## cfs_aligner
  module cfs_aligner#(
    parameter ALGN_DATA_WIDTH = 32,
    parameter FIFO_DEPTH      = 8,
    localparam int unsigned APB_ADDR_WIDTH    = 16,
    localparam int unsigned APB_DATA_WIDTH    = 32,
    localparam int unsigned ALGN_OFFSET_WIDTH = ALGN_DATA_WIDTH <= 8 ? 1 : $clog2(ALGN_DATA_WIDTH/8),
    localparam int unsigned ALGN_SIZE_WIDTH   = $clog2(ALGN_DATA_WIDTH/8)+1
  ) (
    input wire clk,
    input wire reset_n,
    input wire[APB_ADDR_WIDTH-1:0]    paddr,
    input wire                        pwrite,
    input wire                        psel,
    input wire                        penable,
    input wire[APB_DATA_WIDTH-1:0]    pwdata,
    output wire                       pready,
    output reg[APB_DATA_WIDTH-1:0]    prdata,
    output reg                        pslverr,
    input                             md_rx_valid,
    input[ALGN_DATA_WIDTH-1:0]        md_rx_data,
    input[ALGN_OFFSET_WIDTH-1:0]      md_rx_offset,
    input[ALGN_SIZE_WIDTH-1:0]        md_rx_size,
    output reg                        md_rx_ready,
    output reg                        md_rx_err,
    output reg                        md_tx_valid,
    output reg[ALGN_DATA_WIDTH-1:0]   md_tx_data,
    output reg[ALGN_OFFSET_WIDTH-1:0] md_tx_offset,
    output reg[ALGN_SIZE_WIDTH-1:0]   md_tx_size,
    input                             md_tx_ready,
    input                             md_tx_err,
    output reg                        irq
  );
clock: 5.68 ns
lec_check: 0
abc_area: 1
cap_margin: 20
core_margin: 2
core_utilization: 68
setup_slack_margin: 1.33
slew_margin: 5
run.sh (not shown) runs the stock make flow with config.mk's settings and CLKGATE_MAP_FILE=.
The first run ran to the end with no violations.
Change:
- CORE_UTILIZATION: 68 -> 72
- SETUP_SLACK_MARGIN: 1.33 -> default
- SLEW_MARGIN: 5 -> 40
=>
- register-to-register slack loses 1000 ps
- count of clock-buffer cells in the layout increases by 13
- worst hold slack loses 40 ps
- design area is lower by 4.9%
- global-route usage came out higher by 6.9 points
- synthesized cell count stays the same
- die size goes down by 5.5%
- via count went up by 2.7%
- wire length climbs by 3.0%
Change:
- ABC_AREA: 1 -> default
- CORE_UTILIZATION: 72 -> 63
- SLEW_MARGIN: 40 -> 20
- clock period: 5.68 -> 4.98 ns (I/O delays scaled with it)
Sequential share of layout area is lower by 1.7 points.
Setup slack loses 92 ps.
Design area is higher by a few percent.
Final cell count is lower by roughly a tenth.
Core utilization is lower by 7.0 points.

========
cfs_aligner again, from the RTL that the note above started with.
clock: 4.84 ns
lec_check: 0
abc_area: 0
cap_margin: 10
cell_pad_in_sites_detail_placement: 0
core_margin: 2
core_utilization: 72
cts_cluster_diameter: 29
cts_cluster_size: 41
gpl_routability_driven: 1
gpl_timing_driven: 1
place_density: 0.66
setup_slack_margin: 0.71
slew_margin: 35
The starting point did not get past 5_1_grt.
Change:
Settings changed: ABC_AREA 0 to unset, CAP_MARGIN 10 to 15, CELL_PAD_IN_SITES_DETAIL_PLACEMENT 0 to unset, CORE_UTILIZATION 72 to 70, CTS_CLUSTER_DIAMETER 29 to unset, CTS_CLUSTER_SIZE 41 to 37, GPL_ROUTABILITY_DRIVEN 1 to unset, GPL_TIMING_DRIVEN 1 to unset, PLACE_DENSITY 0.66 to unset, SLEW_MARGIN 35 to 20.
What happened:
- The new run produced a layout that fails on negative setup slack
- die area increases by 2.8%
- synthesized cell count is unchanged
- synthesized area stays the same
Change:
Settings changed: CAP_MARGIN 15 to 20, CORE_UTILIZATION 70 to 40, CTS_CLUSTER_SIZE 37 to unset, SETUP_SLACK_MARGIN 0.71 to unset.
Clock period 4.84 ns to 10.0 ns, I/O delays scaled along.
Now the flow went through all stages and came out clean.
Final cell count grows by 5.9%.
Global-route usage is lower by 23 points.
Routed wire length went down by 25%.
Via count is lower by 20%.
Count of clock-buffer cells in the layout increases by 6.
Worst hold slack improves by 0.16 ns.
Setup slack gets better by 1.8 ns.
Clock skew rises by 0.011 ns.
Die area increases by 74%.
Change:
Clock period 10.0 ns to 7.39 ns, I/O delays scaled along.
Effect:
- The new run completed with no timing, DRC or antenna violations
- setup slack degrades by 1.0 ns
- design area increases slightly
- synthesized area is unchanged
- global-route usage climbs by 0.15 points
- wire length hardly moves
- via count stays flat

========
Starting RTL as in the previous note.
==> flow/design.v (excerpt) <==
  module cfs_aligner#(
    parameter ALGN_DATA_WIDTH = 32,
    parameter FIFO_DEPTH      = 8,
    localparam int unsigned APB_ADDR_WIDTH    = 16,
    localparam int unsigned APB_DATA_WIDTH    = 32,
    localparam int unsigned ALGN_OFFSET_WIDTH = ALGN_DATA_WIDTH <= 8 ? 1 : $clog2(ALGN_DATA_WIDTH/8),
    localparam int unsigned ALGN_SIZE_WIDTH   = $clog2(ALGN_DATA_WIDTH/8)+1
  ) (
    input wire clk,
    input wire reset_n,
    input wire[APB_ADDR_WIDTH-1:0]    paddr,
    input wire                        pwrite,
    input wire                        psel,
    input wire                        penable,
    input wire[APB_DATA_WIDTH-1:0]    pwdata,
    output wire                       pready,
    output reg[APB_DATA_WIDTH-1:0]    prdata,
    output reg                        pslverr,
    input                             md_rx_valid,
    input[ALGN_DATA_WIDTH-1:0]        md_rx_data,
    input[ALGN_OFFSET_WIDTH-1:0]      md_rx_offset,
    input[ALGN_SIZE_WIDTH-1:0]        md_rx_size,
    output reg                        md_rx_ready,
    output reg                        md_rx_err,
  ...
clock: 4.84 ns
lec_check: 0
cap_margin: 35
core_margin: 2
core_utilization: 72
cts_cluster_size: 48
place_density: 0.64
setup_slack_margin: 0.27
slew_margin: 20
The starting point ran to the end with violations: setup timing.
Next try:
CAP_MARGIN = 20   (was 35)
CORE_UTILIZATION = 40   (was 72)
CTS_CLUSTER_SIZE = unset   (was 48)
PLACE_DENSITY = unset   (was 0.64)
SETUP_SLACK_MARGIN = unset   (was 0.27)
clock period = 8.62 ns   (was 4.84 ns; I/O delays follow)
Now the flow went through all stages and came out clean.
Critical path depth goes down by 2.
Setup slack improved by 850 ps.
Clock skew went up by 15 ps.
Final area came out lower by a few percent.
Wire length came out lower by about a fifth.
Clock-buffer cell count increases by 13.
First-iteration DRC count fell by well over a third.
Die area increases by well over a third.
Next try:
CORE_UTILIZATION = 66   (was 40)
CTS_CLUSTER_SIZE = 40   (was unset)
clock period = 5.84 ns   (was 8.62 ns; I/O delays follow)
- The changed run went through all stages and came out clean
- hold slack is worse by 9.1 ps
- area after synthesis stays the same
- sequential share of layout area goes up by 0.36 points
- global-route usage goes up by 14 points
Next try:
ABC_AREA = 1   (was unset)
CTS_CLUSTER_SIZE = unset   (was 40)
SLEW_MARGIN = 5   (was 20)
clock period = 5.68 ns   (was 5.84 ns; I/O delays follow)
What happened: The changed run finished with timing, DRC and antenna clean; global-route usage went down by 0.39 points; routed wire length goes down by 0.95%; die area rose by 1.1%; register-to-register slack improved by 100 ps; final area came out higher by 0.80%; final cell count rose by 20%; worst hold slack is worse by 24 ps; core utilization came out lower by 0.74 points.
Next try:
ABC_AREA = unset   (was 1)
CORE_UTILIZATION = 72   (was 66)
CTS_CLUSTER_SIZE = 40   (was unset)
PLACE_DENSITY = 0.66   (was unset)
SLEW_MARGIN = 20   (was 5)
clock period = 4.81 ns   (was 5.68 ns; I/O delays follow)
Effect: This time the run reached the layout checks and failed them: setup timing. Routed wire length went up by 37%. Worst setup slack got worse by 1300 ps. Clock skew rises by 24 ps. Via count goes up by 11%.
Next try:
CTS_CLUSTER_SIZE = 49   (was 40)
PLACE_DENSITY = unset   (was 0.66)
SETUP_SLACK_MARGIN = 1.14   (was unset)
clock period = 4.98 ns   (was 4.81 ns; I/O delays follow)
The new run finished but fails on setup timing.
Global-route usage climbs by 1.4 points.
Final area rose by 3.1%.
